`config.mk`:
```
export PLATFORM = sky130hd
export DESIGN_NAME = TOP_BRIDGE
export DESIGN_NICKNAME = TOP_BRIDGE
export VERILOG_FILES = /design/flow/design.v
export SDC_FILE = /design/flow/constraint.sdc
export NUM_CORES = 4
export LEC_CHECK = 0
export ABC_AREA = 0
export CAP_MARGIN = 20
export CELL_PAD_IN_SITES_DETAIL_PLACEMENT = 0
export CORE_MARGIN = 2
export CORE_UTILIZATION = 51
export HOLD_SLACK_MARGIN = 0.01
export PLACE_DENSITY = 0.58
export SETUP_SLACK_MARGIN = 0.85
export SLEW_MARGIN = 20
```
`constraint.sdc`:
```
create_clock -name core_clock -period 3.63 [get_ports {Hclk}]
set_input_delay 0.7260 -clock core_clock [delete_from_list [all_inputs] [get_ports {Hclk}]]
set_output_delay 0.7260 -clock core_clock [all_outputs]
set_load 0.01 [all_outputs]
```
`design.v`:
```
`timescale 1ns / 1ps
module AHB_MASTER(
                     input             Hclk,
                     input             Hresetn,
                     input [1:0]       Htrans,
                     input [31:0]      Haddr,
                     input [31:0]      Hwdata,
                     input [1:0]       Hburst,
                     input             Hwrite, Hsel, Hready,
                     output reg [31:0]  Haddr_temp,
                     output reg [31:0]  Hwdata_temp,
                     output reg        valid,
                     output reg        Hwrite_temp
                 );
parameter [1:0] IDLE     = 2'b00;
parameter [1:0] BUSY     = 2'b01;
parameter [1:0] ADDRESS  = 2'b10;
parameter [1:0] TRANSFER = 2'b11;
(*MARK_DEBUG = "TRUE"*)(*KEEP = "TRUE"*)reg [1:0] present_state;
(*MARK_DEBUG = "TRUE"*)(*KEEP = "TRUE"*)reg [1:0] next_state;
reg [31:0] addr;
reg [31:0] data;
reg [3:0] count;
reg [3:0] count_next;
always @(posedge Hclk) begin
    if (Hresetn == 1'b0) begin
        addr <= 'b0;
        data <= 'b0;
    end else begin
        if(present_state == ADDRESS || present_state == TRANSFER)
        begin
            addr <= Haddr;
            data <= Hwdata;
        end
    end
end
always @(posedge Hclk) begin
    if (Hresetn == 1'b0) begin
        present_state <= IDLE;
        count <= 4'd0;
    end else begin
        present_state <= next_state;
        count <= count_next;
    end
end
always @* begin
    count_next = count;
    case(present_state)
        IDLE: begin
            if (Hsel && Htrans == 2'b01) begin
                next_state = BUSY;
            end else if (Hsel && (Htrans == 2'b10 || Htrans == 2'b11) && Hready) begin
                next_state = ADDRESS;
            end else begin
                next_state = IDLE;
            end
        end
        BUSY: begin
            if (Hsel && Htrans == 2'b10 && Hready) begin
                next_state = ADDRESS;
            end else if ((Hsel && (Htrans == 2'b01)) || (!Hready)) begin
                next_state = BUSY;
            end else begin
                next_state = IDLE;
            end
        end
        ADDRESS: begin
            if (Hsel && (Htrans == 2'b10 || Htrans == 2'b11) && Hready) begin
                next_state = TRANSFER;
            end else if ((Hsel && (Htrans == 2'b01)) || (!Hready)) begin
                next_state = BUSY;
            end else begin
                next_state = IDLE;   
            end
        end
        TRANSFER: begin
            if (!Hsel || Htrans == 2'b00) begin
                next_state = IDLE;
            end else if ((Htrans == 2'b01) || (!Hready)) begin
                next_state = BUSY;
            end else begin
                case (Hburst)
                    2'b00: next_state = ADDRESS;
                    2'b01: next_state = TRANSFER;
                    2'b10: 
                    begin
                        if(count<=3)
                        begin
                            next_state = TRANSFER;
                            count_next = count+1'b1;
                        end
                        else begin
                            next_state = ADDRESS;
                            count_next = 4'd0;
                        end
                    end
                    2'b11: 
                    begin
                        if(count<=7)
                        begin
                            next_state = TRANSFER;
                            count_next = count+1'b1;
                        end
                        else begin
                            next_state = ADDRESS;
                            count_next = 4'd0;
                        end
                    end
                    default: next_state = IDLE;  
                endcase
            end
        end
        default: begin
            next_state = IDLE;  
        end
    endcase
end
always @(posedge Hclk) begin
    case(present_state)
        IDLE: begin
            valid <= 1'b0;
            Haddr_temp  <= 'b0;
            Hwdata_temp <= 'b0;
            Hwrite_temp <= 1'b0; 
        end
        BUSY: begin
            valid <= valid;
            Haddr_temp  <= Haddr_temp;
            Hwdata_temp <= Hwdata_temp;
            Hwrite_temp <= Hwrite_temp; 
        end
        ADDRESS: begin
            valid <= valid;
            Haddr_temp  <= addr;
            if(Hburst == 2'b00)
            begin
                Hwdata_temp <= data;
                Hwrite_temp <= Hwrite;
            end
            else
            begin
                Hwdata_temp <= Hwdata_temp;
                Hwrite_temp <= Hwrite_temp; 
           end
        end
        TRANSFER: begin
            case (Hburst)
                2'b00: begin
                    valid <= 1'b1;
                    Haddr_temp <= Haddr_temp;
                    Hwdata_temp <= data;
                    Hwrite_temp <= Hwrite; 
                end
                2'b01: begin
                    valid <= 1'b1;
                    Haddr_temp <= Haddr_temp + 1'b1;  
                    Hwdata_temp <= data;  
                    Hwrite_temp <= Hwrite;
                end
                2'b10: begin
                    if (Haddr_temp < (Haddr + 4)) begin
                        valid <= 1'b1;
                        Hwdata_temp <= data;
                        Haddr_temp <=  Haddr_temp + 1'b1;
                        Hwrite_temp <= Hwrite;
                    end else begin
                        valid <= 1'b1;
                        Hwdata_temp <= data;
                        Haddr_temp <=  addr;
                        Hwrite_temp <= Hwrite;
                    end
                end
                2'b11: begin
                    if (Haddr_temp < (Haddr + 8)) begin
                        valid <= 1'b1;
                        Hwdata_temp <= data;
                        Haddr_temp <= Haddr_temp + 1'b1;  
                        Hwrite_temp <= Hwrite;
                    end else begin
                        valid <= 1'b1;
                        Hwdata_temp <= data;
                        Haddr_temp <= addr;                
                        Hwrite_temp <= Hwrite;
                    end
                end
                default: begin
                    valid <= 1'b0;
                    Haddr_temp  <= 'b0;
                    Hwdata_temp <= 'b0;
                    Hwrite_temp <= 'b0; 
                end
            endcase
        end
    endcase
end
endmodule
`timescale 1ns / 1ps
module APB_SLAVE(
input Presetn,
input Pclk,
input [32:0] addr_temp,
input [31:0] data_temp,
input [31:0] Prdata,
input transfer,
input Pready,
output reg    Psel,
output reg [31:0] Paddr,
output reg [31:0] Pdata,
output reg [31:0] rdata_temp,
output reg Pwrite,
output reg Penable
);
reg [2:0] present_state, next_state;
parameter idle  = 2'b01;
parameter setup  = 2'b10;
parameter enable = 2'b11;
always@(posedge Pclk)
begin
  if(!Presetn)
     present_state <= idle;
  else
     present_state <= next_state;
end
always@(*)
begin
next_state = idle;
case(present_state)
idle:
   begin
     if(!transfer)
        next_state = idle;
     else
        next_state = setup;
   end
setup:
    begin      
     if(Psel)
     next_state = enable;
     else
     next_state = idle;
    end
enable:
    begin
     if(Psel)
       if(transfer)
         begin
           if(Pready)
             begin
             next_state = setup;
             end
           else 
             next_state = enable;
         end
     else
       next_state = idle;
   end    
endcase
end
always @(posedge Pclk)
begin
if(!Presetn)
begin
 Psel       <= 1'b0;
 Penable    <= 1'b0;
 Paddr      <= 32'b0;
 Pdata      <= 32'b0;
 rdata_temp <= 32'b0;
 Pwrite     <= 1'b0;
end
else
case(present_state)
idle:
begin
 Psel    <= 1'b1;
 Penable <= 1'b0;
end 
setup:
 Penable <= 1'b0;
enable:
     begin
     if(Psel)
       Penable <= 1'b1;
       if(transfer)
         begin
           if(Pready)
             begin
             Paddr <= addr_temp[31:0];
             Pwrite <= addr_temp[32];
              if(addr_temp[32])
               begin
                 Pdata  <= data_temp;
                 rdata_temp  <= 'b0;
               end
               else
               begin
                 Pdata  <= Pdata;
                 rdata_temp  <= Prdata;
               end  
             end 
             end
end
endcase
end
endmodule
module FIFO_SYNC #(
    parameter WIDTH = 32,
    parameter DEPTH = 16,
    parameter AW    = 4
)(
    input                  clk,
    input                  rst,
    input      [WIDTH-1:0] din,
    input                  wr_en,
    input                  rd_en,
    output reg [WIDTH-1:0] dout,
    output                 full,
    output                 empty
);
reg [WIDTH-1:0] mem [0:DEPTH-1];
reg [AW-1:0]    wptr;
reg [AW-1:0]    rptr;
reg [AW:0]      count;
wire do_wr = wr_en && !full;
wire do_rd = rd_en && !empty;
assign full  = (count == DEPTH);
assign empty = (count == 0);
always @(posedge clk) begin
    if (do_wr)
        mem[wptr] <= din;
end
always @(posedge clk) begin
    if (rst) begin
        wptr  <= {AW{1'b0}};
        rptr  <= {AW{1'b0}};
        count <= {(AW+1){1'b0}};
        dout  <= {WIDTH{1'b0}};
    end else begin
        if (do_wr)
            wptr <= wptr + 1'b1;
        if (do_rd) begin
            rptr <= rptr + 1'b1;
            dout <= mem[rptr];
        end
        case ({do_wr, do_rd})
            2'b10:   count <= count + 1'b1;
            2'b01:   count <= count - 1'b1;
            default: count <= count;
        endcase
    end
end
endmodule
`timescale 1ns / 1ps
module FIFO_CONTROL(
                     input Hclk,
                     input Hresetn,
                     input[31:0]  Haddr_temp,
                     input[31:0]  Hwdata_temp,
                     input       valid,
                     input       Hwrite_temp,
                     input       Pready,
                     output [31:0] data_temp,
                     output [32:0] addr_temp,
                     output transfer,
                     output full
    );
    wire resetn,empty_data, wr_en,rd_en,full_data,full_addr,empty_addr;
    wire [32:0] addr_in;
    FIFO_SYNC #(.WIDTH(32)) F1(
  .rst(resetn),                   
  .clk(Hclk),                
  .din(Hwdata_temp),                   
  .wr_en(wr_en),               
  .rd_en(rd_en),               
  .dout(data_temp),                 
  .full(full_data),                 
  .empty(empty_data)               
);
FIFO_SYNC #(.WIDTH(33)) F2 (
  .rst(resetn),                   
  .clk(Hclk),                
  .din(addr_in),                   
  .wr_en(wr_en),               
  .rd_en(rd_en),               
  .dout(addr_temp),                 
  .full(full_addr),                 
  .empty(empty_addr)               
);
assign full     =  full_data || full_addr;
assign transfer = (!empty_data && !empty_addr);
assign wr_en    =  valid && Hwrite_temp;
assign rd_en    =  transfer && Pready ;
assign addr_in  =  {Hwrite_temp, Haddr_temp};
assign resetn   = !Hresetn;
endmodule
`timescale 1ns / 1ps
module TOP_BRIDGE(
   input Hclk, Hresetn,
                     input [1:0]       Htrans,
                     input [31:0]       Haddr,
                     input [31:0]       Hwdata,
                     input [1:0]       Hburst,
                     input             Hwrite,
                     input             Hsel,
                     input             Pready,
                     input [31:0]      Prdata,
                     output Psel,
                     output [31:0] Paddr,
                     output [31:0] Pdata,
                     output [31:0] rdata_temp,
                     output Pwrite,
                     output Penable
    );
                    wire [31:0]  Haddr_temp;
                    wire [31:0]  Hwdata_temp;
                    wire         valid;
                    wire         Hwrite_temp;
                    wire [31:0]  data_temp;
                    wire [32:0]  addr_temp;
                    wire         transfer;
                    wire         full;
                    wire         Hready;
                    assign Hready = !full;
                    AHB_MASTER AS (
                      .Hclk(Hclk),
                      .Hresetn(Hresetn),
                      .Htrans(Htrans),
                      .Haddr(Haddr),
                      .Hwdata(Hwdata),
                      .Hburst(Hburst),
                      .Hwrite(Hwrite), 
                      .Hsel(Hsel), 
                      .Hready(Hready),
                      .Haddr_temp(Haddr_temp),
                      .Hwdata_temp(Hwdata_temp),
                      .valid(valid),
                      .Hwrite_temp(Hwrite_temp)
                    );  
                    FIFO_CONTROL FC (
                      .Hclk(Hclk), 
                      .Hresetn(Hresetn),
                      .Haddr_temp(Haddr_temp),
                      .Hwdata_temp(Hwdata_temp),
                      .valid(valid),
                      .Hwrite_temp(Hwrite_temp),
                      .Pready(Pready),
                     .data_temp(data_temp),
                     .addr_temp(addr_temp),
                     .transfer(transfer),
                     .full(full)
                    );
                    APB_SLAVE AM (
                    .Presetn(Hresetn),
                    .Pclk(Hclk),
                    .addr_temp(addr_temp),
                    .data_temp(data_temp),
                    .Prdata(Prdata),
                    .transfer(transfer),
                    .Pready(Pready),
                    .Psel(Psel),
                    .Paddr(Paddr),
                    .Pdata(Pdata),
                    .rdata_temp(rdata_temp),
                    .Pwrite(Pwrite),
                    .Penable(Penable)
                    );
endmodule
```
`run.sh`:
```
#!/bin/bash
# the make line also repeats each setting of config.mk as NAME=value (left out here)
make -C /OpenROAD-flow-scripts/flow DESIGN_CONFIG=/design/flow/config.mk WORK_HOME=/design/flow/orfs CLKGATE_MAP_FILE= finish
```
==> summary.txt, run 1 <==
run metrics: internal power=25500 uW, antenna violations before repair=3, CP delay by family, top=simple AND/OR/NAND/NOR gates, final period utilization=0.955, largest net degree at the start of global routing=108, CP endpoint=AS.Haddr_temp[13], first-pass GRT wire length=205 mm, asr flop ratio synth=0, sequential share of the synthesized area=0.700, worst slack at placement=-1070 ps, Clock Sinks=1371, Final Cell Area=0.0657 mm^2, die extent in x=333 um, CP endpoint kind=flip-flop, Worst Reg-to-Reg Cells=10, fa+ha+maj area frac=0.0196, Net Sw Power=6300 uW, Synth area leader=edfxtp_1, fmax=289 MHz, row cnt=120, Switching Share=0.198, Lkg Pwr=0.0212 uW, Comb. pwr=657 uW, Slew Limit Fails=0, Layout area overhead=19.3%, Seq power=17000 uW, XOR/XNOR Fraction of Synth Area=0.0167, grt total ovfl=0, count of tool warnings=40, hold endpoint=AS.addr[4], final worst slack=165 ps, final setup fails=0, core box area=0.107 mm^2, Worst Setup SP=Haddr[3], Yosys reg bits=1371, mux frac, synth=0.133, status=complete, no violations, mapped cell area=0.0550 mm^2, Placer Congestion=0.857, post-layout min period=3470 ps, Hold Startpoint=Haddr[4], Finished Core Util=0.614, Top cell area share=0.603, syn avg cell area=16.8 um^2, AO/OA Area Share=0.0473, DR vias/cell=5.90, origin of the critical flop-to-flop path=AS.Haddr_temp[0], CTS tree=done, CTS Buf Count=144, CP arrival=3940 ps, Hold Buf Count CTS=0, Mapped Cells=3271, Reg power frac=0.536, YS chip area=0.0550 mm^2, CP max stage delay=310 ps, final hold viol count=0, Pre-Place Util=0.514, clk pwr=14100 uW, pwr dens=484 mW/mm^2, Clock Tree Buf Depth=3, I/O pins=204, Top non-seq family=multiplexers, Max-Cap Viols=0, Cell area leaders=edfxtp_1 (60%), mux4_2 (13%), dfxtp_1 (9.6%), Main power group=registers, port buffer count=203, DP Area=0.0604 mm^2, final wirelength=139 mm, total track usage=0.252, via count=30.6k, worst hold path class=in2reg, Worst Hold Depth=4, DR iter-0 viols=2484, Max VDD drop=405 uV, critical path depth=19, simple share=0.0659, DP Wirelength=81.4 mm, drt first pass iters=5, Worst-Margin Slew=957 ps, syn_nets=3461, Startpoint Class=input pin, clock slew at reported path FFs=60 ps, Cell Type Count=62, CTS Root Cell=clkbuf_16, clk latency of the worst-skew pair=740 ps, die height=333 um, nets@finish=3858, synth cell count leaders=edfxtp_1 (1106), nand2_1 (504), mux4_2 (325), Yosys top cell by instances=edfxtp_1, DR DRC count=0, crit path cell chain=buf_8 -> ha_4 -> nand4_4 -> nor4_4 -> and4_4 -> and3_4 -> and2_4 -> nand3_2 -> xor2_1 -> ha_1 -> nand4_1 -> nor3_2 -> a22o_1 -> o31a_1 -> o22ai_4 -> o21bai_4 -> buf_12 -> clkbuf_16 -> o2bb2ai_2, Setup CP Type=in2reg, CP required=4100 ps, Main synth FF type=edfxtp_1, Worst Path Buf+Inv=3, Max transition margin=0.361, CTS H-Tree Depth=4, YS warnings=4, R2R Setup Slk=580 ps, vias in the first global route=31.6k, critical path's slowest cell=ha_1, Post-synth EDFFs=1106, clock share of power=0.443, Post-DRT Antenna Nets=0, chip area=0.111 mm^2, r2r endpoint=AS.Haddr_temp[13], Critical Path Fanout Max=8, combinational fraction of design power=0.021, detailed-route wire length per cell=26.7 um, clock skew=26.4 ps, Yosys Instances=3271, RSZ-0062 raised after global routing=true
final cells by class:
type / count / area [um^2]
antenna: 2 / 5.00
clock inverter: 57 / 419
timing repair buffer: 441 / 4320
sequential: 1371 / 38500
inverter: 35 / 136
tap: 1403 / 1760
fill: 7831 / 41400
clock buffer: 205 / 4110
multi-input combinational: 1675 / 16400
routing by layer:
| metal | part of all wire | vias up | GRT usage |
|---|---|---|---|
| met5 | 0 | - | 0 |
| met4 | 0.024 | 0 | 0.0755 |
| met3 | 0.051 | 204 | 0.0363 |
| met2 | 0.52 | 913 | 0.438 |
| met1 | 0.41 | 16100 | 0.329 |
| li1 | - | 13400 | - |
what timing repair did:
| item | CTS | global route |
|---|---|---|
| pin swaps | 26 | 28 |
| endpoints found under the setup margin | 220 | 48 |
| resized | 94 | 65 |
| buffers inserted | 14 | 8 |
| cloned | 2 | 4 |
metrics by stage:
step | power, uW | std cells | TNS, ps | hold WS (ps)
detailed placement | 18000 | 4897 | -33660 | 444
floorplan | 17600 | 3271 | -7830 | 406
CTS | 32000 | 5175 | 0 | 368
global placement | 18000 | 4897 | -31200 | 435
finish | 31800 | 5189 | 0 | 412
global route | 32700 | 5188 | 0 | 402
==> run 2, diff against run 1 <==
Settings changed: ABC_AREA 0 to 1, CELL_PAD_IN_SITES_DETAIL_PLACEMENT 0 to not set, CORE_UTILIZATION 51 to 72, CTS_CLUSTER_DIAMETER set to 188, CTS_CLUSTER_SIZE set to 14, HOLD_SLACK_MARGIN 0.01 to not set, PLACE_DENSITY 0.58 to not set, PLACE_DENSITY_LB_ADDON set to 0.2, SETUP_SLACK_MARGIN 0.85 to not set.
Clock period 3.63 ns to 2.93 ns, I/O delays scaled along.
==> summary.txt, run 2 <==
run metrics: status=failed layout checks, SO Viols=setup timing, clock slew at reported path FFs=70 ps, CP arrival=3670 ps, hold endpoint=AS.addr[7], Finished Layout Cells=6520, total track usage=0.396, Hold Buf Count CTS=0, sequential share of the synthesized area=0.683, Max transition margin=0.352, AO/OA Area Share=0.144, Reg power frac=0.583, mux frac, synth=0, row cnt=102, Worst Setup SP=Haddr[7], post-layout min period=3250 ps, DP Wirelength=94.0 mm, clock skew=64.6 ps, Max VDD drop=525 uV, Comb. pwr=1570 uW, Main synth FF type=edfxtp_1, critical path's slowest cell=ha_1, Hold Startpoint=Haddr[7], DP Area=0.0618 mm^2, Slew Limit Fails=0, DR DRC count=0, clock share of power=0.374, CP max stage delay=330 ps, I/O pins=204, core box area=0.0775 mm^2, Startpoint Class=input pin, Layout area overhead=16.7%, syn avg cell area=11.1 um^2, CP endpoint=AS.Haddr_temp[11], Seq power=21400 uW, internal power=28700 uW, synth cell count leaders=edfxtp_1 (1106), nor2_1 (820), o21ai_0 (798), Worst Path Buf+Inv=8, Critical Path Fanout Max=6, Clock Tree Buf Depth=3, Cell Type Count=42, YS chip area=0.0564 mm^2, drt first pass iters=7, Post-DRT Antenna Nets=0, Cell area leaders=edfxtp_1 (59%), dfxtp_1 (9.4%), o21ai_0 (7.1%), count of tool warnings=49, r2r endpoint=AS.Haddr_temp[11], DR iter-0 viols=7197, placed cell count=6292, simple share=0.103, Max-Cap Viols=0, clk latency of the worst-skew pair=720 ps, R2R Setup Slk=140 ps, final period utilization=1.11, CP required=3340 ps, detailed-route wire length per cell=24.9 um, pwr dens=557 mW/mm^2, Lkg Pwr=0.0238 uW, clk pwr=13700 uW, asr flop ratio synth=0, Worst Reg-to-Reg Cells=16, final setup fails=32, critical path depth=25, Placer Congestion=0.954, Net Sw Power=7940 uW, fmax=307 MHz, die height=284 um, die extent in x=284 um, DR vias/cell=6.65, via count=43.4k, Most common cell on crit path=nand2_4, grt total ovfl=0, Main power group=registers, Setup CP Type=in2reg, Pre-Place Util=0.728, first-pass GRT wire length=243 mm, Post-synth EDFFs=1106, worst hold path class=in2reg, port buffer count=203, Clock Sinks=1371, Top cell area share=0.589, CTS Root Cell=clkbuf_16, Top non-seq family=AND-OR/OR-AND gates, hold slack=294 ps, RSZ-0062 raised after global routing=true, YS warnings=4, final hold viol count=0, Yosys reg bits=1371, CP delay by family, top=simple AND/OR/NAND/NOR gates, final worst slack=-323 ps, Yosys top cell by instances=edfxtp_1, combinational fraction of design power=0.043, Switching Share=0.217, syn_nets=5253, CTS Buf Count=107, chip area=0.0806 mm^2, mapped cell area=0.0564 mm^2, largest net degree at the start of global routing=137, Worst-Margin Slew=970 ps, CP endpoint kind=flip-flop, nets@finish=5580, Yosys Instances=5063, vias in the first global route=41.9k, fillers=3790, Mapped Cells=5063, final wirelength=162 mm, Worst Hold Depth=4, XOR/XNOR Fraction of Synth Area=0.0106, Final Cell Area=0.0659 mm^2, Synth area leader=edfxtp_1, antenna violations before repair=6, origin of the critical flop-to-flop path=AS.Haddr_temp[31], fa+ha+maj area frac=0.0191, CTS tree=done, CTS H-Tree Depth=3
==> run 2: through the flow <==
step	worst slack [ps]	TNS [ps]	total power [uW]	util
after floorplan	-538	-15530	22500	-
after detailed placement	-1340	-40960	23200	0.797
final	-323	-6240	36700	0.850
after global routing	-441	-10660	37400	0.850
after global placement	-1250	-38410	23200	0.797
after CTS	-247	-5760	36500	0.845
==> run 2: area by class of cell <==
cell class | count | area (um^2) | area share
Tap cell | 1040 | 1300 | 0.0198
Clock buffer | 191 | 3010 | 0.0458
Inverter | 293 | 1120 | 0.0171
Clock inverter | 6 | 139 | 0.00211
Multi-Input combinational cell | 3088 | 16500 | 0.250
Timing Repair Buffer | 529 | 5250 | 0.0797
Sequential cell | 1371 | 38500 | 0.585
Antenna cell | 2 | 5.00 | 0.0000760
==> run 2: metal layers <==
metal	global-route usage	wire, um
met1	0.541	55400
met2	0.621	75400
met3	0.0933	24200
met4	0.162	7150
met5	0	38
==> run 2: timing repair <==
item                                    4_1_cts  5_1_grt
pin swaps                                    54       90
resized                                     151      107
gates cloned                                  2        4
buffers inserted                             29        8
endpoints found under the setup margin       32       33
==> run 3, diff against run 2 <==
Settings changed: ABC_AREA 1 to 0, CAP_MARGIN 20 to 40, CTS_CLUSTER_DIAMETER 188 to 370, CTS_CLUSTER_SIZE 14 to 20, GPL_TIMING_DRIVEN set to 1, PLACE_DENSITY_LB_ADDON 0.2 to not set, SETUP_SLACK_MARGIN set to -0.22.
Clock period 2.93 ns to 2.85 ns, I/O delays scaled along.
==> summary.txt, run 3 <==
run metrics: crit path cell chain=buf_8 -> ha_4 -> nand4_4 -> nor4_4 -> and4_4 -> and3_4 -> and2_4 -> nand3_2 -> xor2_1 -> ha_1 -> nand4_1 -> buf_4 -> nor2_2 -> a22o_1 -> o31a_1 -> o22ai_4 -> o21bai_4 -> clkbuf_16 -> a32o_1, Top non-seq family=multiplexers, mux frac, synth=0.133, worst hold path class=in2reg, final setup fails=32, core box area=0.0758 mm^2, first-pass GRT wire length=212 mm, DR DRC count=0, internal power=27100 uW, YS warnings=4, DP Wirelength=86.5 mm, Lkg Pwr=0.0203 uW, GR peak layer=met2, R2R Setup Slk=-40 ps, Synth area leader=edfxtp_1, Seq power=21700 uW, critical path's slowest cell=o31a_1, CP delay by family, top=simple AND/OR/NAND/NOR gates, antenna violations before repair=0, chip area=0.0787 mm^2, origin of the critical flop-to-flop path=AS.Haddr_temp[15], Switching Share=0.205, Net Sw Power=7010 uW, port buffer count=203, CTS tree=done, nets@finish=3840, clock slew at reported path FFs=100 ps, pwr dens=541 mW/mm^2, clk pwr=11600 uW, die height=280 um, Cell Type Count=62, Post-DRT Antenna Nets=0, CP max stage delay=300 ps, detailed-route wire length per cell=31.1 um, Yosys Instances=3271, Reg power frac=0.635, CP endpoint kind=flip-flop, clock skew=36.3 ps, Placer Congestion=0.887, grt total ovfl=0, sequential share of the synthesized area=0.700, worst slack at placement=-1760 ps, Clock Sinks=1371, SO Viols=setup timing, grt met2 use=0.653, CP required=3250 ps, RSZ-0062 raised after global routing=true, DR vias/cell=6.85, critical path depth=19, placed cell count=4524, Hold Startpoint=Haddr[13], Mapped Cells=3271, final worst slack=-618 ps, asr flop ratio synth=0, Worst Reg-to-Reg Cells=9, clock share of power=0.340, Yosys reg bits=1371, hold endpoint=AS.addr[13], final wirelength=146 mm, CTS Buf Count=78, Clock Tree Buf Depth=3, CP endpoint=AS.Haddr_temp[1], Critical Path Fanout Max=8, Comb. pwr=861 uW, Max transition margin=0.471, vias in the first global route=33.3k, DR iter-0 viols=3781, fmax=288 MHz, final period utilization=1.22, r2r endpoint=AS.Haddr_temp[31], Setup CP Type=in2reg, YS chip area=0.0550 mm^2, GR Util met3=0.0540, largest net degree at the start of global routing=73, mapped cell area=0.0550 mm^2, clk latency of the worst-skew pair=660 ps, CTS H-Tree Depth=3, synth cell count leaders=edfxtp_1 (1106), nand2_1 (504), mux4_2 (325), Worst Path Buf+Inv=3, Max VDD drop=737 uV, CP arrival=3870 ps, row cnt=101, syn_nets=3461, Top cell area share=0.603, XOR/XNOR Fraction of Synth Area=0.0167, via count=32.1k, Worst Hold Depth=4, combinational fraction of design power=0.025, syn avg cell area=16.8 um^2, Max-Cap Viols=0, simple share=0.0659, Yosys top cell by instances=edfxtp_1, Slew Limit Fails=0, count of tool warnings=39, status=failed layout checks, met1 GRT Util=0.469, Finished Layout Cells=4683, Cell area leaders=edfxtp_1 (60%), mux4_2 (13%), dfxtp_1 (9.6%), AO/OA Area Share=0.0473, Post-synth EDFFs=1106, Worst Setup SP=Haddr[3], die extent in x=280 um, Startpoint Class=input pin, I/O pins=204, Pre-Place Util=0.726, Worst-Margin Slew=792 ps, post-layout min period=3470 ps, total track usage=0.374, final hold viol count=0, Layout area overhead=14.7%, drt first pass iters=5, Main power group=registers, CTS Root Cell=clkbuf_16, fa+ha+maj area frac=0.0196, Main synth FF type=edfxtp_1
[run 3: layout make-up]
cell class / instances / area [um^2]
repair buffers: 489 / 4750
fillers: 3388 / 12700
well taps: 978 / 1220
flip-flops and latches: 1371 / 38500
inverters: 35 / 131
diodes: 2 / 5.00
clock inverters: 5 / 68.8
clock buffers: 128 / 2140
multi-input cells: 1675 / 16300
[run 3: per-stage QoR]
step | power (uW) | instance area [um^2] | hold WS, ps | utilization | setup TNS [ps]
2_1_floorplan | 22500 | 55200 | 406 | - | -116550
3_3_place_gp | 22900 | 60200 | 439 | 0.794 | -50220
3_5_place_dp | 22900 | 60400 | 448 | 0.797 | -54180
4_1_cts | 34100 | 62900 | 344 | 0.830 | -21080
5_1_grt | 34700 | 63100 | 352 | 0.832 | -23040
6_report | 34100 | 63100 | 327 | 0.833 | -16930
[run 3: repair_timing]
action,in CTS,in global routing
hold buffers,0,0
gates cloned,2,1
setup endpoints to repair,32,35
resized,73,48
pin swaps,24,27
setup buffers,12,10
[run 3: per-layer routing]
layer | part of all wire | up-vias
li1 | - | 13300
met1 | 0.33 | 16200
met2 | 0.52 | 2156
met3 | 0.091 | 459
met4 | 0.052 | 0
met5 | 0 | -
==> run 4, diff against run 3 <==
Settings changed: CAP_MARGIN 40 to 30, CELL_PAD_IN_SITES_DETAIL_PLACEMENT set to 1, CORE_MARGIN 2 to 8, CORE_UTILIZATION 72 to 54, CTS_CLUSTER_DIAMETER 370 to not set, CTS_CLUSTER_SIZE 20 to not set, GPL_TIMING_DRIVEN 1 to 0, MAX_ROUTING_LAYER set to met5, MIN_ROUTING_LAYER set to met2, PLACE_DENSITY_LB_ADDON set to 0.04, SETUP_SLACK_MARGIN -0.22 to not set, SLEW_MARGIN 20 to 25.
Clock period 2.85 ns to 7.25 ns, I/O delays scaled along.
==> summary.txt, run 4 <==
run metrics: Yosys reg bits=1371, largest net degree at the start of global routing=25, Seq power=8540 uW, Hold Buf Count CTS=0, Post-DRT Antenna Nets=0, DP Wirelength=113 mm, fmax=160 MHz, Critical Path Fanout Max=10, simple share=0.0659, Worst Path Buf+Inv=3, Hold Startpoint=AS.present_state[3], fa+ha+maj area frac=0.0196, final hold viol count=0, CP required=7860 ps, mux frac, synth=0.133, synth cell count leaders=edfxtp_1 (1106), nand2_1 (504), mux4_2 (325), critical path's slowest cell=clkdlybuf4s50_1, Yosys Instances=3271, count of tool warnings=34, nets@finish=3912, CP delay by family, top=simple AND/OR/NAND/NOR gates, vias in the first global route=48.7k, CTS resizes=0, Max VDD drop=258 uV, final worst slack=998 ps, Top cell area share=0.603, syn_nets=3461, Placer Congestion=0.895, DR vias/cell=8.08, I/O pins=204, via count=42.2k, syn avg cell area=16.8 um^2, Comb. pwr=319 uW, CTS H-Tree Depth=4, die extent in x=335 um, CP endpoint=AS.Haddr_temp[3], final wirelength=166 mm, worst hold path class=reg2reg, CTS Buf Count=141, detailed-route wire length per cell=31.8 um, Startpoint Class=input pin, Synth area leader=edfxtp_1, status=complete, no violations, Main power group=registers, AO/OA Area Share=0.0473, antenna violations before repair=0, Worst Setup SP=Haddr[3], Finished Layout Cells=5225, Switching Share=0.211, critical path depth=19, r2r endpoint=FC.F2.count[4], hold endpoint=AS.valid, Reg power frac=0.525, RSZ-0062 raised after global routing=false, XOR/XNOR Fraction of Synth Area=0.0167, internal power=12900 uW, DR DRC count=0, Slew Limit Fails=0, placed cell count=4925, wl on met1=0 um, Worst-Margin Slew=1140 ps, first-pass GRT wire length=239 mm, CP max stage delay=670 ps, drt first pass iters=7, Pre-Place Util=0.543, DR iter-0 viols=8365, worst slack at placement=471 ps, asr flop ratio synth=0, Net Sw Power=3440 uW, clk pwr=7420 uW, chip area=0.112 mm^2, Cell area leaders=edfxtp_1 (60%), mux4_2 (13%), dfxtp_1 (9.6%), sequential share of the synthesized area=0.700, YS warnings=4, R2R Setup Slk=2270 ps, post-layout min period=6250 ps, Top non-seq family=multiplexers, origin of the critical flop-to-flop path=FC.F1.count[0], Max transition margin=0.242, Cell Type Count=62, Mapped Cells=3271, clock skew=28.3 ps, CTS Root Cell=clkbuf_16, Setup Buffers After CTS=0, grt total ovfl=0, die height=335 um, final period utilization=0.862, setup_tns=0 ps, port buffer count=189, CP arrival=6860 ps, Lkg Pwr=0.0212 uW, CTS tree=done, Clock Sinks=1371, Met3 Wirelength=64.0 mm, clock slew at reported path FFs=60 ps, pwr dens=248 mW/mm^2, combinational fraction of design power=0.020, uppermost layer routed=met5, mapped cell area=0.0550 mm^2, Worst Hold Depth=0, Post-synth EDFFs=1106, Layout area overhead=19.2%, final setup fails=0, Setup CP Type=in2reg, CP endpoint kind=flip-flop, clock share of power=0.456, YS chip area=0.0550 mm^2, clk latency of the worst-skew pair=780 ps, Max-Cap Viols=0, total track usage=0.429, Clock Tree Buf Depth=3, Yosys top cell by instances=edfxtp_1, crit path cell chain=clkdlybuf4s50_1 -> ha_1 -> nand4_2 -> nor4_4 -> and4_4 -> and3_1 -> buf_4 -> and2_4 -> nand3_1 -> xor2_1 -> ha_1 -> nand4_1 -> nor3_1 -> nand4_1 -> a31oi_1 -> o22ai_1 -> o21bai_2 -> buf_2 -> o2bb2ai_1, row cnt=117, routed wl met2=84.4 mm, Worst Reg-to-Reg Cells=14, Main synth FF type=edfxtp_1, core box area=0.101 mm^2
-- run 4: through the flow --
stage | instance area (um^2) | power [uW] | hold WS, ps | util
final | 65600 | 16300 | 450 | 0.647
after global placement | 58600 | 8980 | 415 | 0.578
after floorplan | 55000 | 8820 | 406 | -
after detailed placement | 60600 | 9010 | 424 | 0.598
after global routing | 65500 | 16600 | 450 | 0.646
after CTS | 65300 | 16200 | 442 | 0.643
-- run 4: final cells by class --
type | instances | area, um^2
sequential | 1371 | 38500
fill | 8857 | 35900
multi-input combinational | 1675 | 15800
clock buffer | 185 | 3960
timing repair buffer | 308 | 3910
tap | 1368 | 1710
buffer | 190 | 833
clock inverter | 75 | 679
inverter | 35 | 131
antenna | 18 | 45.0
-- run 4: layer usage --
layer,global-route usage,vias up
met5,0.136,-
met3,0.528,1519
met1,-,13900
met2,0.533,13300
li1,-,13500
met4,0.115,54
==> run 5, diff against run 4 <==
Settings changed: ABC_AREA 0 to 1, CAP_MARGIN 30 to 20, CELL_PAD_IN_SITES_DETAIL_PLACEMENT 1 to not set, CORE_MARGIN 8 to 2, CORE_UTILIZATION 54 to 72, CTS_CLUSTER_SIZE set to 91, GPL_TIMING_DRIVEN 0 to not set, MAX_ROUTING_LAYER met5 to not set, MIN_ROUTING_LAYER met2 to not set, PLACE_DENSITY set to 0.37, PLACE_DENSITY_LB_ADDON 0.04 to not set, SLEW_MARGIN 25 to 20.
Clock period 7.25 ns to 3.41 ns, I/O delays scaled along.
==> summary.txt, run 5 <==
run metrics: Worst Hold Depth=3, CTS Root Cell=clkbuf_16, Pre-Place Util=0.728, mapped cell area=0.0564 mm^2, sequential share of the synthesized area=0.683, first-pass GRT wire length=237 mm, YS warnings=4, placed cell count=6249, Finished Layout Cells=6498, AO/OA Area Share=0.144, Max-Cap Viols=0, Slew Limit Fails=0, mux frac, synth=0, Post-DRT Antenna Nets=0, Lkg Pwr=0.0239 uW, Yosys reg bits=1371, RSZ-0062 raised after global routing=true, internal power=26800 uW, syn_nets=5253, clk latency of the worst-skew pair=730 ps, Setup CP Type=in2reg, pwr dens=515 mW/mm^2, hold endpoint=AS.addr[20], status=complete, no violations, Seq power=18400 uW, clk pwr=14400 uW, fmax=303 MHz, DR iter-0 viols=6398, CP arrival=3780 ps, critical path depth=21, Clock Tree Buf Depth=3, Worst-Margin Slew=983 ps, Mapped Cells=5063, Synth area leader=edfxtp_1, CP required=3890 ps, CP endpoint=AS.Haddr_temp[22], vias in the first global route=41.3k, Finished Core Util=0.853, Post-synth EDFFs=1106, Main power group=registers, final setup fails=0, Worst Reg-to-Reg Cells=8, count of tool warnings=47, Top non-seq family=AND-OR/OR-AND gates, DP Wirelength=91.4 mm, fa+ha+maj area frac=0.0191, CP max stage delay=480 ps, Critical Path Fanout Max=7, Most common cell on crit path=nand2_1, Clock Sinks=1371, I/O pins=204, drt first pass iters=10, Startpoint Class=input pin, Hold Startpoint=Haddr[20], largest net degree at the start of global routing=157, worst hold path class=in2reg, combinational fraction of design power=0.037, Main synth FF type=edfxtp_1, critical path's slowest cell=clkdlybuf4s50_1, origin of the critical flop-to-flop path=AS.Haddr_temp[17], Worst Setup SP=Haddr[22], Placer Congestion=0.927, final worst slack=111 ps, CTS tree=done, YS chip area=0.0564 mm^2, crit path cell chain=clkdlybuf4s50_1 -> nand2_1 -> nor3_1 -> inv_1 -> nor4_2 -> nand2_1 -> xor2_1 -> ha_1 -> nand2_1 -> inv_1 -> nand4_1 -> nor4_2 -> buf_4 -> nand2_2 -> nand2_2 -> nand2_4 -> nand2_8 -> clkbuf_16 -> nand2_1 -> nand3_1 -> nand2_1, final wirelength=158 mm, Switching Share=0.212, detailed-route wire length per cell=24.3 um, worst slack at placement=-1010 ps, asr flop ratio synth=0, Net Sw Power=7220 uW, port buffer count=203, post-layout min period=3300 ps, total track usage=0.387, CTS H-Tree Depth=4, Hold Buf Count CTS=0, CP endpoint kind=flip-flop, Yosys Instances=5063, DR DRC count=0, die height=284 um, via count=42.5k, final period utilization=0.968, grt total ovfl=0, Cell Type Count=42, DR vias/cell=6.54, die extent in x=284 um, r2r endpoint=AS.Haddr_temp[23], Max VDD drop=573 uV, R2R Setup Slk=590 ps, row cnt=102, CTS Buf Count=131, nets@finish=5545, chip area=0.0806 mm^2, final hold viol count=0, Top cell area share=0.589, XOR/XNOR Fraction of Synth Area=0.0106, core box area=0.0775 mm^2, synth cell count leaders=edfxtp_1 (1106), nor2_1 (820), o21ai_0 (798), clock slew at reported path FFs=60 ps, Cell area leaders=edfxtp_1 (59%), dfxtp_1 (9.4%), o21ai_0 (7.1%), CP delay by family, top=simple AND/OR/NAND/NOR gates, Comb. pwr=1250 uW, clock share of power=0.422, Max transition margin=0.344, simple share=0.103, antenna violations before repair=2, Yosys top cell by instances=edfxtp_1, Reg power frac=0.541, Layout area overhead=17.1%, Worst Path Buf+Inv=5, clock skew=37.0 ps, syn avg cell area=11.1 um^2
[run 5: cell type report]
| class | count | area (um^2) |
|---|---|---|
| antenna | 1 | 2.50 |
| clock buffer | 186 | 3650 |
| clock inverter | 49 | 609 |
| fill | 3974 | 11400 |
| inverter | 293 | 1110 |
| multi-input combinational | 3088 | 16200 |
| sequential | 1371 | 38500 |
| tap | 1040 | 1300 |
| timing repair buffer | 470 | 4650 |
[run 5: per-stage QoR]
step	hold WS [ps]	power [uW]	area, um^2	setup TNS, ps
after global placement	437	19900	61400	-26870
after floorplan	406	19300	56500	-3320
after global routing	408	34700	66000	-1330
after CTS	438	33900	65800	0
after detailed placement	443	19900	61400	-30400
final	409	34000	66000	0
[run 5: layer usage]
layer	track usage	routed length, um
met5	0	26
met4	0.162	6250
met3	0.0970	22700
met2	0.595	71900
met1	0.535	56800
[run 5: what timing repair did]
action                     in CTS  in global routing
pin swaps                      18                 40
resized                        45                 74
setup buffers                   4                  9
setup endpoints to repair      32                 32
cloned                          0                  1
==> run 6, diff against run 5 <==
Settings changed: ABC_AREA 1 to not set, CAP_MARGIN 20 to 10, CORE_UTILIZATION 72 to 40, CTS_CLUSTER_SIZE 91 to not set, MIN_ROUTING_LAYER set to met2, PLACE_DENSITY 0.37 to not set, SLEW_MARGIN 20 to 40.
Clock period 3.41 ns to 5.0 ns, I/O delays scaled along.
==> summary.txt, run 6 <==
run metrics: clk pwr=10700 uW, clock slew at reported path FFs=60 ps, final worst slack=272 ps, Cell Type Count=62, r2r endpoint=FC.F2.dout[0], CP max stage delay=510 ps, Worst Path Buf+Inv=4, Max-Cap Viols=0, clock skew=26.9 ps, fmax=212 MHz, Setup Buffers After CTS=0, CTS Buf Count=145, final hold viol count=0, I/O pins=204, Mapped Cells=3271, asr flop ratio synth=0, nets@finish=3803, total track usage=0.297, CTS tree=done, CTS resizes=0, Layout area overhead=18.9%, CP required=5610 ps, Post-synth EDFFs=1106, Reg power frac=0.526, pwr dens=360 mW/mm^2, DR vias/cell=7.08, Net Sw Power=4920 uW, origin of the critical flop-to-flop path=FC.F1.count[0], Cell area leaders=edfxtp_1 (60%), mux4_2 (13%), dfxtp_1 (9.6%), first-pass GRT wire length=207 mm, setup_tns=0 ps, die extent in x=375 um, mux frac, synth=0.133, port buffer count=203, RSZ-0062 raised after global routing=false, Yosys reg bits=1371, Setup CP Type=in2reg, XOR/XNOR Fraction of Synth Area=0.0167, Comb. pwr=452 uW, Post-DRT Antenna Nets=0, hold endpoint=AM.rdata_temp[20], status=complete, no violations, Clock Sinks=1371, largest net degree at the start of global routing=118, CP endpoint=AS.Haddr_temp[20], Synth area leader=edfxtp_1, worst slack at placement=-417 ps, final setup fails=0, Critical Path Fanout Max=26, Main synth FF type=edfxtp_1, R2R Setup Slk=1470 ps, Clock Tree Buf Depth=3, antenna violations before repair=0, Slew Limit Fails=0, synth cell count leaders=edfxtp_1 (1106), nand2_1 (504), mux4_2 (325), crit path cell chain=clkdlybuf4s50_1 -> ha_1 -> buf_12 -> nand4_2 -> nor4_4 -> and4_4 -> and3_1 -> and2_4 -> nand3_1 -> xor2_1 -> ha_1 -> nand4_1 -> nor3_1 -> buf_4 -> nand4_1 -> a31oi_1 -> o22ai_1 -> o21bai_2 -> buf_12 -> o2bb2ai_1, grt total ovfl=0, Hold Buf Count CTS=0, Seq power=12400 uW, mapped cell area=0.0550 mm^2, critical path depth=20, Lkg Pwr=0.0209 uW, Worst Hold Depth=2, CP arrival=5340 ps, Switching Share=0.209, detailed-route wire length per cell=25.2 um, Max VDD drop=336 uV, final wirelength=140 mm, YS chip area=0.0550 mm^2, Pre-Place Util=0.402, Main power group=registers, critical path's slowest cell=clkdlybuf4s50_1, CTS H-Tree Depth=4, count of tool warnings=40, Worst Reg-to-Reg Cells=8, Hold Startpoint=AM.rdata_temp[20], Top non-seq family=multiplexers, worst hold path class=reg2reg, Top cell area share=0.603, combinational fraction of design power=0.019, clk latency of the worst-skew pair=780 ps, syn avg cell area=16.8 um^2, DR iter-0 viols=5627, simple share=0.0659, CP delay by family, top=simple AND/OR/NAND/NOR gates, drt first pass iters=44, post-layout min period=4730 ps, CP endpoint kind=flip-flop, die height=375 um, YS warnings=4, row cnt=136, sequential share of the synthesized area=0.700, DP Wirelength=84.9 mm, AO/OA Area Share=0.0473, Startpoint Class=input pin, Worst Setup SP=Haddr[4], Yosys top cell by instances=edfxtp_1, vias in the first global route=44.3k, Worst-Margin Slew=861 ps, CTS Root Cell=clkbuf_16, chip area=0.141 mm^2, Placer Congestion=0.848, core box area=0.137 mm^2, final period utilization=0.946, Yosys Instances=3271, via count=39.1k, DR DRC count=0, clock share of power=0.455, syn_nets=3461, Max transition margin=0.424, internal power=18600 uW, fa+ha+maj area frac=0.0196
-- run 6: layer usage --
metal  global-route usage  wire length, um
met1                    -                0
met2                0.366            74200
met3                0.386            56100
met4               0.0502             8740
met5               0.0566              665
-- run 6: area by class of cell --
| type | instances | area, um^2 |
|---|---|---|
| Antenna cell | 8 | 20.0 |
| Clock buffer | 197 | 4010 |
| Clock inverter | 67 | 652 |
| Fill cell | 11500 | 71500 |
| Inverter | 35 | 133 |
| Multi-Input combinational cell | 1675 | 15800 |
| Sequential cell | 1371 | 38500 |
| Tap cell | 1794 | 2240 |
| Timing Repair Buffer | 385 | 4010 |
-- run 6: per-stage QoR --
stage	area (um^2)	util	hold slack, ps	total power (uW)	std cells
4_1_cts	65000	0.474	449	23600	5497
6_report	65400	0.478	446	23500	5532
3_5_place_dp	60300	0.440	442	13100	5233
5_1_grt	65400	0.478	472	24200	5524
3_3_place_gp	60000	0.438	436	13000	5218
2_1_floorplan	55000	-	406	12800	3271
==> run 7, diff against run 6 <==
Settings changed: ABC_AREA set to 1, CAP_MARGIN 10 to 0, CORE_ASPECT_RATIO set to 0.5, CORE_UTILIZATION 40 to 72, CTS_CLUSTER_DIAMETER set to 356, CTS_CLUSTER_SIZE set to 10, HOLD_SLACK_MARGIN set to 0.28, MIN_ROUTING_LAYER met2 to not set, PLACE_DENSITY set to 0.38, SETUP_SLACK_MARGIN set to 0.75, SLEW_MARGIN 40 to 20.
Clock period 5.0 ns to 2.56 ns, I/O delays scaled along.
==> summary.txt, run 7 <==
run results: Yosys reg bits=1371, syn_nets=5253, port buffer count=203, I/O pins=204, die extent in x=400 um, DP Wirelength=91.6 mm, Yosys top cell by instances=edfxtp_1, row cnt=72, chip area=0.0807 mm^2, mapped cell area=0.0564 mm^2, Post-synth EDFFs=1106, Pre-Place Util=0.729, sequential share of the synthesized area=0.683, Log Error=[ERROR DPL-0033] detailed placement checks failed during check placement., YS warnings=4, Synth area leader=edfxtp_1, Main synth FF type=edfxtp_1, Top non-seq family=AND-OR/OR-AND gates, fa+ha+maj area frac=0.0191, asr flop ratio synth=0, status=stopped before the end, Placer Congestion=0.931, simple share=0.103, die height=202 um, AO/OA Area Share=0.144, mux frac, synth=0, syn avg cell area=11.1 um^2, Halt Stage=clock tree synthesis (4_1_cts), Top cell area share=0.589, synth cell count leaders=edfxtp_1 (1106), nor2_1 (820), o21ai_0 (798), Yosys Instances=5063, YS chip area=0.0564 mm^2, core box area=0.0774 mm^2, Cell area leaders=edfxtp_1 (59%), dfxtp_1 (9.4%), o21ai_0 (7.1%), Cell Type Count=42, worst slack at placement=-1650 ps, Mapped Cells=5063, XOR/XNOR Fraction of Synth Area=0.0106
## run 7: per-stage QoR
step / TNS (ps) / area [um^2] / instances
2_1_floorplan: -24800 / 57000 / 5063
3_3_place_gp: -47160 / 62100 / 6289
3_5_place_dp: -50760 / 62100 / 6289
==> run 8, diff against run 7 <==
Settings changed: ABC_AREA 1 to 0, CAP_MARGIN 0 to 20, CELL_PAD_IN_SITES_GLOBAL_PLACEMENT set to 1, CORE_ASPECT_RATIO 0.5 to not set, CORE_MARGIN 2 to 5, CORE_UTILIZATION 72 to 24, CTS_CLUSTER_DIAMETER 356 to not set, CTS_CLUSTER_SIZE 10 to 85, GPL_ROUTABILITY_DRIVEN set to 0, HOLD_SLACK_MARGIN 0.28 to not set, MAX_ROUTING_LAYER set to met4, MIN_ROUTING_LAYER set to met1, PLACE_DENSITY 0.38 to 0.45, SETUP_SLACK_MARGIN 0.75 to not set, SLEW_MARGIN 20 to 10, TNS_END_PERCENT set to 60.
Clock period 2.56 ns to 3.07 ns, I/O delays scaled along.
==> summary.txt, run 8 <==
run metrics: mapped cell area=0.0550 mm^2, crit path cell chain=buf_8 -> ha_4 -> nand4_4 -> nor4_4 -> and4_4 -> and3_4 -> and2_4 -> nand4_1 -> xor2_1 -> ha_1 -> nand3_4 -> nor4_4 -> buf_4 -> nand2_2 -> o211ai_1 -> o22ai_2 -> buf_4 -> o21bai_4 -> buf_12 -> buf_8 -> o2bb2ai_2, simple share=0.0659, port buffer count=203, internal power=30700 uW, CP arrival=4210 ps, Startpoint Class=input pin, clock skew=45.8 ps, hold slack=205 ps, CTS Buf Count=155, grt total ovfl=0, final worst slack=-495 ps, final setup fails=32, largest net degree at the start of global routing=85, core box area=0.228 mm^2, via count=29.9k, Worst Setup SP=Haddr[3], pwr dens=570 mW/mm^2, clk pwr=18100 uW, vias in the first global route=31.5k, r2r endpoint=AS.Haddr_temp[10], Worst Path Buf+Inv=5, status=failed layout checks, SO Viols=setup timing, worst hold path class=in2reg, fa+ha+maj area frac=0.0196, Clock Sinks=1371, total track usage=0.138, Hold Startpoint=Hresetn, DR DRC count=0, syn_nets=3461, DR iter-0 viols=1867, R2R Setup Slk=160 ps, mux frac, synth=0.133, CP endpoint kind=flip-flop, Max-Cap Viols=0, DP Wirelength=101 mm, origin of the critical flop-to-flop path=AS.Haddr_temp[23], clk latency of the worst-skew pair=810 ps, die extent in x=489 um, Worst Hold Depth=2, Cell Type Count=62, Worst-Margin Slew=673 ps, Finished Core Util=0.301, Slew Limit Fails=0, asr flop ratio synth=0, CP required=3710 ps, Comb. pwr=822 uW, fmax=280 MHz, Lkg Pwr=0.0216 uW, Yosys Instances=3271, CP max stage delay=350 ps, CTS Root Cell=clkbuf_16, Max transition margin=0.550, Layout area overhead=24.5%, Top non-seq family=multiplexers, Clock Tree Buf Depth=3, Main power group=registers, clock slew at reported path FFs=60 ps, die height=489 um, CTS H-Tree Depth=4, RSZ-0062 raised after global routing=true, Max VDD drop=545 uV, detailed-route wire length per cell=23.6 um, XOR/XNOR Fraction of Synth Area=0.0167, drt first pass iters=4, DR vias/cell=4.37, hold endpoint=AS.data[6], row cnt=175, count of tool warnings=37, final period utilization=1.16, final hold viol count=0, critical path's slowest cell=ha_1, CP delay by family, top=simple AND/OR/NAND/NOR gates, Yosys top cell by instances=edfxtp_1, I/O pins=204, Main synth FF type=edfxtp_1, Yosys reg bits=1371, clock share of power=0.463, combinational fraction of design power=0.021, Worst Reg-to-Reg Cells=12, Post-synth EDFFs=1106, Post-DRT Antenna Nets=0, YS chip area=0.0550 mm^2, Net Sw Power=8360 uW, critical path depth=21, chip area=0.239 mm^2, Switching Share=0.214, first-pass GRT wire length=234 mm, AO/OA Area Share=0.0473, post-layout min period=3570 ps, CTS tree=done, nets@finish=3904, Pre-Place Util=0.242, antenna violations before repair=7, YS warnings=4, Mapped Cells=3271, Critical Path Fanout Max=5, final wirelength=162 mm, Reg power frac=0.516, Synth area leader=edfxtp_1, Top cell area share=0.603, sequential share of the synthesized area=0.700, synth cell count leaders=edfxtp_1 (1106), nand2_1 (504), mux4_2 (325), Seq power=20100 uW, CP endpoint=AS.Haddr_temp[10], Setup CP Type=in2reg, syn avg cell area=16.8 um^2, Cell area leaders=edfxtp_1 (60%), mux4_2 (13%), dfxtp_1 (9.6%)
run 8: final cells by class:
class,instances,area (um^2)
Clock buffer,217,4250
Inverter,35,133
Tap cell,3009,3760
Antenna cell,3,7.51
Sequential cell,1371,38500
Clock inverter,70,697
Timing Repair Buffer,476,4910
Multi-Input combinational cell,1675,16200
Fill cell,22500,159000
run 8: per-layer routing:
metal / vias up / GRT usage / share of wire / wire (um)
met2: 517 / 0.217 / 0.47 / 76100
met3: 187 / 0.0255 / 0.038 / 6130
met1: 15700 / 0.188 / 0.47 / 76500
li1: 13500 / - / - / -
met5: - / - / 0 / 0
met4: 0 / 0.0315 / 0.020 / 3200
run 8: per-stage QoR:
stage                     setup TNS [ps]  cell area (um^2)  instances  setup slack, ps  power, uW
after floorplan                   -90950             55200       3271             -719      20800
after global placement            -50180             63100       6551            -1600      21400
after detailed placement          -51260             63100       6551            -1630      21400
after CTS                         -11580             68400       6853             -410      39700
after global routing              -17830             68500       6856             -614      40600
final                             -14080             68500       6856             -495      39000
run 8: what timing repair did:
action,in CTS,in global routing
endpoints found under the setup margin,32,34
hold buffers,0,0
resized,93,18
setup buffers,12,3
gates cloned,3,0
pin swaps,19,9
==> run 9, diff against run 8 <==
Settings changed: CELL_PAD_IN_SITES_GLOBAL_PLACEMENT 1 to not set, CORE_MARGIN 5 to 2, CORE_UTILIZATION 24 to 66, CTS_CLUSTER_DIAMETER set to 155, CTS_CLUSTER_SIZE 85 to not set, GPL_ROUTABILITY_DRIVEN 0 to not set, GPL_TIMING_DRIVEN set to 1, MAX_ROUTING_LAYER met4 to not set, MIN_ROUTING_LAYER met1 to not set, PLACE_DENSITY 0.45 to not set, SLEW_MARGIN 10 to 20, TNS_END_PERCENT 60 to not set.
Clock period 3.07 ns to 2.85 ns, I/O delays scaled along.
==> summary.txt, run 9 <==
run metrics: Layout area overhead=19.2%, CP endpoint=AS.Haddr_temp[19], Critical Path Fanout Max=8, R2R Setup Slk=0 ps, RSZ-0062 raised after global routing=true, mapped cell area=0.0550 mm^2, XOR/XNOR Fraction of Synth Area=0.0167, count of tool warnings=41, port buffer count=203, drt first pass iters=6, Yosys Instances=3271, CP arrival=3950 ps, via count=31.1k, clock share of power=0.439, Worst Path Buf+Inv=4, Clock Sinks=1371, critical path's slowest cell=o31a_1, SO Viols=setup timing, Worst-Margin Slew=791 ps, Top cell area share=0.603, Seq power=21700 uW, antenna violations before repair=1, CTS Root Cell=clkbuf_16, Top non-seq family=multiplexers, CP delay by family, top=AND-OR/OR-AND gates, Max VDD drop=602 uV, Max transition margin=0.472, CP max stage delay=340 ps, Post-synth EDFFs=1106, status=failed layout checks, CTS Buf Count=135, Yosys top cell by instances=edfxtp_1, CTS tree=done, pwr dens=613 mW/mm^2, DP Wirelength=78.1 mm, DR DRC count=0, Net Sw Power=8160 uW, Hold Startpoint=Haddr[6], worst hold path class=in2reg, internal power=32100 uW, Cell area leaders=edfxtp_1 (60%), mux4_2 (13%), dfxtp_1 (9.6%), final worst slack=-617 ps, clk pwr=17700 uW, Max-Cap Viols=0, syn avg cell area=16.8 um^2, Cell Type Count=62, chip area=0.0857 mm^2, crit path cell chain=buf_8 -> ha_4 -> nand4_4 -> nor4_4 -> and4_4 -> and3_4 -> and2_4 -> buf_4 -> xnor2_1 -> ha_1 -> nand3_1 -> nand2_1 -> a211o_1 -> o31a_1 -> o22ai_4 -> o21bai_4 -> buf_6 -> buf_16 -> o2bb2ai_2, Mapped Cells=3271, Synth area leader=edfxtp_1, I/O pins=204, detailed-route wire length per cell=28.1 um, Main power group=registers, YS warnings=4, largest net degree at the start of global routing=106, Pre-Place Util=0.668, CP endpoint kind=flip-flop, hold slack=305 ps, critical path depth=19, Clock Tree Buf Depth=3, clock skew=35.3 ps, final setup fails=32, r2r endpoint=AS.Haddr_temp[4], vias in the first global route=32.7k, final period utilization=1.22, simple share=0.0659, origin of the critical flop-to-flop path=AS.Haddr_temp[13], setup_tns=-18320 ps, Reg power frac=0.539, sequential share of the synthesized area=0.700, combinational fraction of design power=0.022, die extent in x=293 um, AO/OA Area Share=0.0473, Worst Hold Depth=4, YS chip area=0.0550 mm^2, DR iter-0 viols=3263, fillers=4246, fmax=288 MHz, Worst Reg-to-Reg Cells=10, final wirelength=136 mm, row cnt=105, Final Cell Area=0.0656 mm^2, post-layout min period=3470 ps, first-pass GRT wire length=203 mm, fa+ha+maj area frac=0.0196, Post-DRT Antenna Nets=0, synth cell count leaders=edfxtp_1 (1106), nand2_1 (504), mux4_2 (325), Lkg Pwr=0.0213 uW, DR vias/cell=6.40, Slew Limit Fails=0, DP Area=0.0604 mm^2, Switching Share=0.203, CP required=3330 ps, hold endpoint=AS.addr[6], final hold viol count=0, clock slew at reported path FFs=60 ps, nets@finish=3864, grt total ovfl=0, Startpoint Class=input pin, Main synth FF type=edfxtp_1, clk latency of the worst-skew pair=730 ps, Comb. pwr=869 uW, Setup CP Type=in2reg, Placer Congestion=0.877, syn_nets=3461, mux frac, synth=0.133, # diodes=0, core box area=0.0824 mm^2, die height=293 um, worst slack at placement=-1810 ps, Worst Setup SP=Haddr[4], asr flop ratio synth=0, FF/Latch Area=0.0385 mm^2, total track usage=0.325, Comb area=0.0165 mm^2, Yosys reg bits=1371, CTS H-Tree Depth=4, Hold Buf Count CTS=0
## run 9: what timing repair did
action / CTS / global route
cloned: 5 / 1
resized: 124 / 32
pin swaps: 45 / 15
setup buffers: 18 / 2
setup endpoints to repair: 34 / 35
## run 9: layout make-up
class                      count  area share
inverter                      35     0.00200
clock inverter                58     0.00942
multi-input combinational   1675       0.251
sequential                  1371       0.588
clock buffer                 192      0.0577
timing repair buffer         456      0.0714
tap                         1070      0.0204
## run 9: through the flow
step | std cells | utilization | total power, uW
2_1_floorplan | 3271 | - | 22500
3_3_place_gp | 4584 | 0.733 | 22900
3_5_place_dp | 4584 | 0.733 | 22900
4_1_cts | 4857 | 0.793 | 40300
5_1_grt | 4857 | 0.796 | 41200
6_report | 4857 | 0.796 | 40200
## run 9: routing by layer
layer	global-route usage	vias up	share of wire
met5	0	-	0
met4	0.127	0	0.039
met3	0.0621	316	0.086
met2	0.553	1576	0.52
met1	0.417	15800	0.36
li1	-	13400	-
==> run 10, diff against run 9 <==
Settings changed: ABC_AREA 0 to 1, SETUP_SLACK_MARGIN set to 0.51.
Clock period 2.85 ns to 3.4 ns, I/O delays scaled along.
==> summary.txt, run 10 <==
run metrics: Critical Path Fanout Max=7, Post-synth EDFFs=1106, first-pass GRT wire length=225 mm, hold slack=380 ps, Placer Congestion=0.930, CTS H-Tree Depth=4, Cell Type Count=42, mux frac, synth=0, core box area=0.0849 mm^2, Hold Startpoint=Haddr[11], Top cell area share=0.589, Post-DRT Antenna Nets=0, worst slack at placement=-901 ps, detailed-route wire length per cell=22.8 um, DR DRC count=0, Worst Setup SP=Haddr[12], post-layout min period=3090 ps, CP endpoint kind=flip-flop, CP arrival=3570 ps, final hold viol count=0, RSZ-0062 raised after global routing=true, grt total ovfl=0, Worst Reg-to-Reg Cells=11, Startpoint Class=input pin, count of tool warnings=49, simple share=0.103, sequential share of the synthesized area=0.683, CTS Root Cell=clkbuf_16, antenna violations before repair=5, CTS tree=done, hold endpoint=AS.addr[11], Switching Share=0.210, chip area=0.0878 mm^2, FF/Latch Area=0.0385 mm^2, final worst slack=311 ps, die height=296 um, Comb area=0.0162 mm^2, clock skew=26.5 ps, fillers=5392, Comb. pwr=1270 uW, final period utilization=0.908, Main power group=registers, R2R Setup Slk=670 ps, Mapped Cells=5063, Cell area leaders=edfxtp_1 (59%), dfxtp_1 (9.4%), o21ai_0 (7.1%), Clock Sinks=1371, pwr dens=516 mW/mm^2, Seq power=18500 uW, Max transition margin=0.308, worst hold path class=in2reg, final wirelength=152 mm, DR iter-0 viols=4707, CTS Buf Count=135, Synth area leader=edfxtp_1, Main synth FF type=edfxtp_1, YS chip area=0.0564 mm^2, Layout area overhead=17.7%, row cnt=107, fa+ha+maj area frac=0.0191, die extent in x=296 um, clk pwr=14500 uW, Slew Limit Fails=0, Net Sw Power=7210 uW, r2r endpoint=AS.Haddr_temp[12], via count=41.1k, port buffer count=203, syn avg cell area=11.1 um^2, Pre-Place Util=0.665, clock slew at reported path FFs=60 ps, drt first pass iters=6, CP endpoint=AS.Haddr_temp[15], fmax=324 MHz, Reg power frac=0.539, final setup fails=0, mapped cell area=0.0564 mm^2, Lkg Pwr=0.0240 uW, crit path cell chain=dlygate4sd2_1 -> nand2_2 -> buf_4 -> nor2_4 -> inv_2 -> buf_4 -> buf_4 -> nor3_1 -> o22ai_1 -> nand2_1 -> o21ai_0 -> ha_1 -> a21oi_1 -> o21ai_0 -> nand2_1 -> a21oi_1 -> nor2_2 -> nand2_2 -> nand2_4 -> nand2_8 -> buf_12 -> nand2_4 -> nand3_2 -> nand2_1, origin of the critical flop-to-flop path=AS.Haddr_temp[23], Worst Path Buf+Inv=6, Yosys top cell by instances=edfxtp_1, YS warnings=4, nets@finish=5583, vias in the first global route=38.2k, Finished Core Util=0.782, syn_nets=5253, AO/OA Area Share=0.144, CP required=3880 ps, critical path's slowest cell=ha_1, Clock Tree Buf Depth=3, Yosys Instances=5063, XOR/XNOR Fraction of Synth Area=0.0106, combinational fraction of design power=0.037, Yosys reg bits=1371, I/O pins=204, asr flop ratio synth=0, Max VDD drop=589 uV, internal power=27100 uW, Hold Buf Count CTS=0, Worst-Margin Slew=1040 ps, CP max stage delay=310 ps, clk latency of the worst-skew pair=740 ps, total track usage=0.342, Top non-seq family=AND-OR/OR-AND gates, DR vias/cell=6.19, status=complete, no violations, clock share of power=0.424, Setup CP Type=in2reg, # diodes=0, synth cell count leaders=edfxtp_1 (1106), nor2_1 (820), o21ai_0 (798), CP delay by family, top=simple AND/OR/NAND/NOR gates, Worst Hold Depth=4, largest net degree at the start of global routing=166, Max-Cap Viols=0, critical path depth=24, DP Wirelength=92.3 mm
-- run 10: routing by layer --
metal	part of all wire	up-vias	GRT usage
li1	-	18800	-
met1	0.40	19500	0.504
met2	0.45	2466	0.511
met3	0.13	289	0.0778
met4	0.027	4	0.111
met5	0.00017	-	0
-- run 10: through the flow --
step / cell area, um^2 / TNS [ps] / total power [uW] / std cells
finish: 66400 / 0 / 34300 / 6641
global route: 66400 / 0 / 35100 / 6641
CTS: 66300 / 0 / 34300 / 6639
detailed placement: 61600 / -27220 / 20000 / 6381
global placement: 61600 / -24310 / 20000 / 6381
floorplan: 56500 / -3500 / 19400 / 5063
-- run 10: what timing repair did --
item,4_1_cts,5_1_grt
hold endpoints to repair,0,0
setup endpoints to repair,32,34
resized,121,31
cloned,1,0
setup buffers,16,2
pin swaps,51,38
-- run 10: final cells by class --
type                       instances  area share
multi-input combinational       3088       0.244
clock inverter                    45     0.00761
tap                             1144      0.0216
clock buffer                     196      0.0574
sequential                      1371       0.580
timing repair buffer             504      0.0725
inverter                         293      0.0169
==> run 11, diff against run 10 <==
Settings changed: CELL_PAD_IN_SITES_GLOBAL_PLACEMENT set to 0, CORE_UTILIZATION 66 to 21, CTS_CLUSTER_DIAMETER 155 to not set, CTS_CLUSTER_SIZE set to 77, GPL_TIMING_DRIVEN 1 to not set, HOLD_SLACK_MARGIN set to -0.0, MIN_ROUTING_LAYER set to met1, PLACE_DENSITY set to 0.36, SETUP_SLACK_MARGIN 0.51 to 1.11, SLEW_MARGIN 20 to 40.
Clock period 3.4 ns to 7.41 ns, I/O delays scaled along.
==> summary.txt, run 11 <==
run metrics: status=complete, no violations, vias in the first global route=38.3k, CP endpoint kind=flip-flop, Reg power frac=0.498, Worst Path Buf+Inv=4, DR iter-0 viols=2762, Comb. pwr=555 uW, Cell area leaders=edfxtp_1 (59%), dfxtp_1 (9.4%), o21ai_0 (7.1%), clock skew=38.7 ps, Seq power=8470 uW, Hold Startpoint=FC.F1.dout[17], CP endpoint=AS.Haddr_temp[3], RSZ-0062 raised after global routing=false, CTS resizes=0, asr flop ratio synth=0, Top cell area share=0.589, I/O pins=204, Yosys reg bits=1371, fa+ha+maj area frac=0.0191, CP arrival=6180 ps, count of tool warnings=52, first-pass GRT wire length=285 mm, Slew Limit Fails=0, Comb area=0.0159 mm^2, worst hold path class=reg2reg, Net Sw Power=3810 uW, Yosys top cell by instances=edfxtp_1, R2R Setup Slk=3730 ps, Critical Path Fanout Max=24, grt total ovfl=0, CTS Root Cell=clkbuf_16, DR DRC count=0, final setup fails=0, simple share=0.103, Post-synth EDFFs=1106, DP Wirelength=114 mm, Switching Share=0.224, mux frac, synth=0, detailed-route wire length per cell=22.5 um, Setup CP Type=in2reg, YS chip area=0.0564 mm^2, chip area=0.273 mm^2, mapped cell area=0.0564 mm^2, drt first pass iters=7, internal power=13200 uW, Most common cell on crit path=nand2_2, core box area=0.268 mm^2, port buffer count=203, CTS H-Tree Depth=4, sequential share of the synthesized area=0.683, setup_tns=0 ps, Startpoint Class=input pin, Post-DRT Antenna Nets=0, XOR/XNOR Fraction of Synth Area=0.0106, critical path depth=17, Worst Setup SP=Haddr[2], final hold viol count=0, total track usage=0.144, syn_nets=5253, Clock Tree Buf Depth=3, final period utilization=0.760, origin of the critical flop-to-flop path=AS.Haddr_temp[30], clk latency of the worst-skew pair=810 ps, CP required=7950 ps, Worst-Margin Slew=868 ps, hold slack=445 ps, Cell Type Count=42, Setup Buffers After CTS=0, clk pwr=7990 uW, fmax=178 MHz, final wirelength=201 mm, CTS Buf Count=164, antenna violations before repair=19, Placer Congestion=0.786, largest net degree at the start of global routing=153, Finished Layout Cells=8922, die extent in x=522 um, Pre-Place Util=0.211, clock share of power=0.470, via count=39.2k, Yosys Instances=5063, clock slew at reported path FFs=60 ps, Layout area overhead=21.3%, syn avg cell area=11.1 um^2, nets@finish=5420, FF/Latch Area=0.0385 mm^2, Clock Sinks=1371, AO/OA Area Share=0.144, Worst Hold Depth=2, r2r endpoint=AS.Haddr_temp[3], Lkg Pwr=0.0234 uW, CP max stage delay=750 ps, Mapped Cells=5063, Main power group=registers, Max-Cap Viols=0, combinational fraction of design power=0.033, DR vias/cell=4.39, Max VDD drop=217 uV, synth cell count leaders=edfxtp_1 (1106), nor2_1 (820), o21ai_0 (798), Main synth FF type=edfxtp_1, CP delay by family, top=simple AND/OR/NAND/NOR gates, die height=522 um, Max transition margin=0.421, hold endpoint=AM.Pdata[17], Hold Buf Count CTS=0, Synth area leader=edfxtp_1, post-layout min period=5630 ps, critical path's slowest cell=clkdlybuf4s50_1, placed cell count=8615, pwr dens=249 mW/mm^2, CTS tree=done, Worst Reg-to-Reg Cells=12, row cnt=190, fillers=28.3k, crit path cell chain=clkdlybuf4s50_1 -> inv_1 -> nor3_1 -> nand4_1 -> xor2_1 -> ha_1 -> nand2_1 -> nor2_1 -> nand4_1 -> nor4_1 -> nand2_2 -> nand2_2 -> nand2_2 -> nand2_2 -> inv_1 -> o21ai_0 -> inv_1, Top non-seq family=AND-OR/OR-AND gates, YS warnings=4
==> run 11: stage by stage <==
stage	utilization	power (uW)	setup slack (ps)	cell area, um^2
2_1_floorplan	-	8880	2960	56400
3_3_place_gp	0.234	9190	843	62700
3_5_place_dp	0.236	9210	880	63100
4_1_cts	0.255	17300	1780	68400
5_1_grt	0.256	17600	1360	68400
6_report	0.256	17000	1780	68400
==> run 11: final cells by class <==
class,count,area share
clock buffers,225,0.0678
repair buffers,312,0.0446
inverters,293,0.0165
flip-flops and latches,1371,0.563
diodes,4,0.000146
clock inverters,77,0.00962
multi-input cells,3088,0.233
well taps,3552,0.0650
==> run 11: routing by layer <==
layer  part of all wire  track usage  wire (um)  vias to the layer above
met5            0.00013            0         27                        -
met4              0.027       0.0437       5400                        4
met3              0.039       0.0215       7820                      250
met2               0.49        0.244      97600                      760
met1               0.45        0.188      89800                    19700
li1                   -            -          -                    18500
Power figures rest on the tool's default switching activity, not on a simulated workload.
